Setup of JK:
==> flow/design.v <==
`default_nettype none
module organ_tone (
    input  logic        clk,
    input  logic        rst,
    input  logic [3:0]  SW,
    output logic        tone,
    output logic [15:0] lcd_freq
);
logic newclock;  
logic reset;  
logic [31:0]d;  
logic [31:0]desiredfreq;  
logic [23:0] LcdDisplay;  
logic [31:0] ScopeInfoB;  
getdesiredfreq getfreq (.clk(clk), .SW(SW[3:1]),.desiredfreq(desiredfreq),
.LcdDisplay(LcdDisplay),.LcdinfoDisplay(lcd_freq),.ScopeInfoB(ScopeInfoB));
counter counter1(.clk(clk), .reset(reset | rst), .Q(d));
clockdiv clockdiv1(.d(d),.desiredfreq(desiredfreq),.clk(clk),.rst(rst),.reset(reset),.newclock(newclock));
mux2 mux (.a(newclock), .b(1'b0),.sel(SW[0]),.out(tone));
endmodule
module counter(input logic clk, input logic reset, output logic [31:0] Q);
always_ff @ (posedge (clk))
begin 
	if (reset)
		begin
		Q<=32'b1;
		end
	else
		Q<=Q+32'b1;
end
endmodule
module clockdiv (input logic [31:0] d,input logic [31:0] desiredfreq,input logic clk, input logic rst, output logic reset, output logic newclock);
always_ff @ (posedge (clk))
begin
	if (rst)
		begin
		newclock<=1'b0;
		reset<=1'b0;
		end
	else if (d==((32'd25000000/(desiredfreq))-32'd1))
		begin
		newclock<=1'b1;
		end
	else if (d>=((32'd50000000/(desiredfreq))-32'b1))
		begin
		newclock<=1'b0;
		reset<=1'b1;
		end
	else
		begin
		newclock<= newclock;
		reset<=1'b0;
		end
end
endmodule
module getdesiredfreq (
input logic clk, 
input logic [2:0] SW,
output logic [31:0] desiredfreq, 
output logic [23:0] LcdDisplay,
output logic [15:0] LcdinfoDisplay,
output logic [31:0] ScopeInfoB);
parameter character_0 =8'h30;
parameter character_1 =8'h31;
parameter character_2 =8'h32;
parameter character_3 =8'h33;
parameter character_4 =8'h34;
parameter character_5 =8'h35;
parameter character_6 =8'h36;
parameter character_7 =8'h37;
parameter character_8 =8'h38;
parameter character_9 =8'h39;
parameter character_A =8'h41;
parameter character_B =8'h42;
parameter character_C =8'h43;
parameter character_D =8'h44;
parameter character_E =8'h45;
parameter character_F =8'h46;
parameter character_G =8'h47;
parameter character_H =8'h48;
parameter character_I =8'h49;
parameter character_J =8'h4A;
parameter character_K =8'h4B;
parameter character_L =8'h4C;
parameter character_M =8'h4D;
parameter character_N =8'h4E;
parameter character_O =8'h4F;
parameter character_P =8'h50;
parameter character_Q =8'h51;
parameter character_R =8'h52;
parameter character_S =8'h53;
parameter character_T =8'h54;
parameter character_U =8'h55;
parameter character_V =8'h56;
parameter character_W =8'h57;
parameter character_X =8'h58;
parameter character_Y =8'h59;
parameter character_Z =8'h5A;
parameter character_lowercase_a= 8'h61;
parameter character_lowercase_b= 8'h62;
parameter character_lowercase_c= 8'h63;
parameter character_lowercase_d= 8'h64;
parameter character_lowercase_e= 8'h65;
parameter character_lowercase_f= 8'h66;
parameter character_lowercase_g= 8'h67;
parameter character_lowercase_h= 8'h68;
parameter character_lowercase_i= 8'h69;
parameter character_lowercase_j= 8'h6A;
parameter character_lowercase_k= 8'h6B;
parameter character_lowercase_l= 8'h6C;
parameter character_lowercase_m= 8'h6D;
parameter character_lowercase_n= 8'h6E;
parameter character_lowercase_o= 8'h6F;
parameter character_lowercase_p= 8'h70;
parameter character_lowercase_q= 8'h71;
parameter character_lowercase_r= 8'h72;
parameter character_lowercase_s= 8'h73;
parameter character_lowercase_t= 8'h74;
parameter character_lowercase_u= 8'h75;
parameter character_lowercase_v= 8'h76;
parameter character_lowercase_w= 8'h77;
parameter character_lowercase_x= 8'h78;
parameter character_lowercase_y= 8'h79;
parameter character_lowercase_z= 8'h7A;
parameter character_colon = 8'h3A;           
parameter character_stop = 8'h2E;            
parameter character_semi_colon = 8'h3B;    
parameter character_minus = 8'h2D;          
parameter character_divide = 8'h2F;          
parameter character_plus = 8'h2B;           
parameter character_comma = 8'h2C;           
parameter character_less_than = 8'h3C;     
parameter character_greater_than = 8'h3E;  
parameter character_equals = 8'h3D;          
parameter character_question = 8'h3F;       
parameter character_dollar = 8'h24;          
parameter character_space=8'h20;            
parameter character_exclaim=8'h21;           
always_comb
	case(SW[2:0])
	3'b000: 
		begin
		desiredfreq=32'd523; 
		LcdDisplay={character_D,character_O,character_space}; 
		LcdinfoDisplay=16'h0523;
		ScopeInfoB={character_S,character_0,character_0,character_0};
		end
	3'b001: 
		begin 
		desiredfreq=32'd587; 
		LcdDisplay={character_R,character_E,character_space}; 
		LcdinfoDisplay=16'h0587;
		ScopeInfoB={character_S,character_0,character_0,character_1};
		end
	3'b010: 
		begin 
		desiredfreq=32'd659; 
		LcdDisplay={character_M, character_E,character_space}; 
		LcdinfoDisplay=16'h0659;
		ScopeInfoB={character_S,character_0,character_1,character_0};
		end
	3'b011: 
		begin 
		desiredfreq=32'd698; 
		LcdDisplay={character_F, character_A,character_space}; 
		LcdinfoDisplay=16'h0698;
		ScopeInfoB={character_S,character_0,character_1,character_1};
		end
	3'b100: 
		begin 
		desiredfreq=32'd783; 
		LcdDisplay={character_S, character_O,character_space}; 
		LcdinfoDisplay=16'h0783;
		ScopeInfoB={character_S,character_1,character_0,character_0};
		end
	3'b101: 
		begin 
		desiredfreq=32'd880; 
		LcdDisplay={character_L, character_A,character_space}; 
		LcdinfoDisplay=16'h0880;
		ScopeInfoB={character_S,character_1,character_0,character_1};
		end
	3'b110: 
		begin 
		desiredfreq=32'd987; 
		LcdDisplay={character_T, character_I,character_space};
		LcdinfoDisplay=16'h0987;
		ScopeInfoB={character_S,character_1,character_1,character_0};
		end
	3'b111: 
		begin 
		desiredfreq=32'd1046; 
		LcdDisplay={character_D, character_O, character_2};
		LcdinfoDisplay=16'h1046;
		ScopeInfoB={character_S,character_1,character_1,character_1};
		end
	default:
		begin 
		desiredfreq=32'd1000; 
		LcdDisplay={character_N, character_O,character_space};		
		LcdinfoDisplay=16'h1000;
		ScopeInfoB={character_S,character_lowercase_z,character_lowercase_z,character_lowercase_z};
		end 
	endcase
endmodule
module mux2 (input logic a, input logic b, input logic sel, output logic out);
assign out=sel?a:b;
endmodule
clock: 97.1 ns
lec_check: 0
cap_margin: 20
core_margin: 2
core_utilization: 40
slew_margin: 20
run.sh (not shown) runs the stock make flow with config.mk's settings and CLKGATE_MAP_FILE=.
JK: all stages complete, timing, DRC and antenna checks passed
Edits applied to the flow inputs when going from JK to MS:
Settings: putting ABC_AREA at 1 where nothing was set; swapping 40 for 72 in CORE_UTILIZATION; putting CTS_CLUSTER_SIZE at 10 where nothing was set; swapping 97.1 for 139.0 in the clock period (ns, I/O delays scaled along).
MS vs JK, cell with the biggest individual delay on the critical path: clkdlybuf4s50_1 vs mux2_8
Taking JK as 1.0, MS lands at 0.59 on die area.
[compare] base=JK new=MS: area fraction in and, or, nand and nor cells +25 points; post-placement setup slack saw an increase; portion of the clock cycle consumed by the worst path in the final layout down 30 points.
Modified inputs, AL compared to MS
Settings: CTS_CLUSTER_SIZE removed (was 10); CORE_UTILIZATION changed from 72 to 71; the clock period (ns, I/O delays scaled along) changed from 139.0 to 70.5.
==> comparison <==
Going from MS to AL, final critical-path setup slack shrinks by 45.66 ns. AL vs MS, wire length went up by 4.0%. Cell area after placement of AL is on par with MS. Post-placement setup slack: AL and MS compared, lower one is AL. Compared with MS, AL shows cell depth of the worst flop-to-flop path higher by about 3.6%. From MS to AL the numbers moved as follows: utilization increased by 2.1 points relative to the old numbers, final HPWL from detailed placement increased by 1.4% relative to the old numbers.

---

Starts from the design.v that is shown in full above.
clock: 70.5 ns
lec_check: 0
abc_area: 0
cap_margin: 20
core_margin: 2
core_utilization: 71
slew_margin: 20
tns_end_percent: 5
The starting point stopped in clock tree synthesis (4_1_cts), error DPL-0033.
Rerun with:
ABC_AREA = default   (was 0)
CORE_UTILIZATION = 42   (was 71)
TNS_END_PERCENT = default   (was 5)
clock period = 97.1 ns   (was 70.5 ns; I/O delays follow)
Now the flow went through all stages and came out clean.
Synthesized area does not change.
Die area climbs by well over a third.
Synthesized cell count is unchanged.
Rerun with:
ABC_AREA = 1   (was default)
CORE_UTILIZATION = 72   (was 42)
CTS_CLUSTER_SIZE = 96   (was default)
clock period = 139.0 ns   (was 97.1 ns; I/O delays follow)
After rerunning: The new run ran to the end with no violations. Worst setup slack improves by 44000 ps. Sequential share of layout area stays flat. Worst hold slack degrades by 29 ps. Cell count grows by 20%. Die size came out lower by about 40%. Clock-buffer cell count goes down by 1. Wire length drops by 8.3%. Global-route usage grows by 17 points. Register-to-register slack improved by 41000 ps.
Rerun with:
ABC_AREA = default   (was 1)
CORE_UTILIZATION = 56   (was 72)
CTS_CLUSTER_SIZE = default   (was 96)
clock period = 54.0 ns   (was 139.0 ns; I/O delays follow)
The changed run ended with an error in global routing (5_1_grt).
Synthesized cell count decreases by 24%.
Die size increases by about 21%.
Area after synthesis decreases by about 5%.

---

== job 101 ==
// organ_tone: RTL as listed in full above, without the edits since
Settings: LEC_CHECK=0, CAP_MARGIN=20, CORE_ASPECT_RATIO=1.93, CORE_MARGIN=2, CORE_UTILIZATION=42, CTS_CLUSTER_DIAMETER=381, CTS_CLUSTER_SIZE=65, GPL_TIMING_DRIVEN=0, SLEW_MARGIN=20, TNS_END_PERCENT=15; clock period 100.0 ns.
Changes in job 102 relative to job 101:
# job 101
export LEC_CHECK = 0
export CAP_MARGIN = 20
export CORE_ASPECT_RATIO = 1.93
export CORE_MARGIN = 2
export CORE_UTILIZATION = 42
export CTS_CLUSTER_DIAMETER = 381
export CTS_CLUSTER_SIZE = 65
export GPL_TIMING_DRIVEN = 0
export SLEW_MARGIN = 20
export TNS_END_PERCENT = 15
create_clock -name core_clock -period 100.0 [get_ports {clk}]
# job 102
export LEC_CHECK = 0
export CAP_MARGIN = 20
export CORE_MARGIN = 2
export CORE_UTILIZATION = 26
export CTS_CLUSTER_SIZE = 36
export GPL_TIMING_DRIVEN = 1
export SLEW_MARGIN = 20
create_clock -name core_clock -period 100.0 [get_ports {clk}]
### Flow results
Minimum clock period (lower): job 102. Net count of the finished layout ends up lower on job 102. Relative to job 101, final period utilization has gone down in job 102. | signed area change from the synthesized netlist to the final layout | job 102 vs job 101 | 2.6 points lower |.
Setup changes, job 102 to job 103
# job 102
export LEC_CHECK = 0
export CAP_MARGIN = 20
export CORE_MARGIN = 2
export CORE_UTILIZATION = 26
export CTS_CLUSTER_SIZE = 36
export GPL_TIMING_DRIVEN = 1
export SLEW_MARGIN = 20
create_clock -name core_clock -period 100.0 [get_ports {clk}]
# job 103
export LEC_CHECK = 0
export CAP_MARGIN = 20
export CORE_MARGIN = 3
export CORE_UTILIZATION = 26
export CTS_CLUSTER_SIZE = 54
export GPL_TIMING_DRIVEN = 1
export HOLD_SLACK_MARGIN = 0.28
export PLACE_DENSITY_LB_ADDON = 0.01
export SLEW_MARGIN = 20
export TNS_END_PERCENT = 55
create_clock -name core_clock -period 100.0 [get_ports {clk}]
==> results <==
Synthesized area: job 103 vs job 102 identical
On job 103: first-pass GRT wire length is about 19% higher than what job 102 gave.
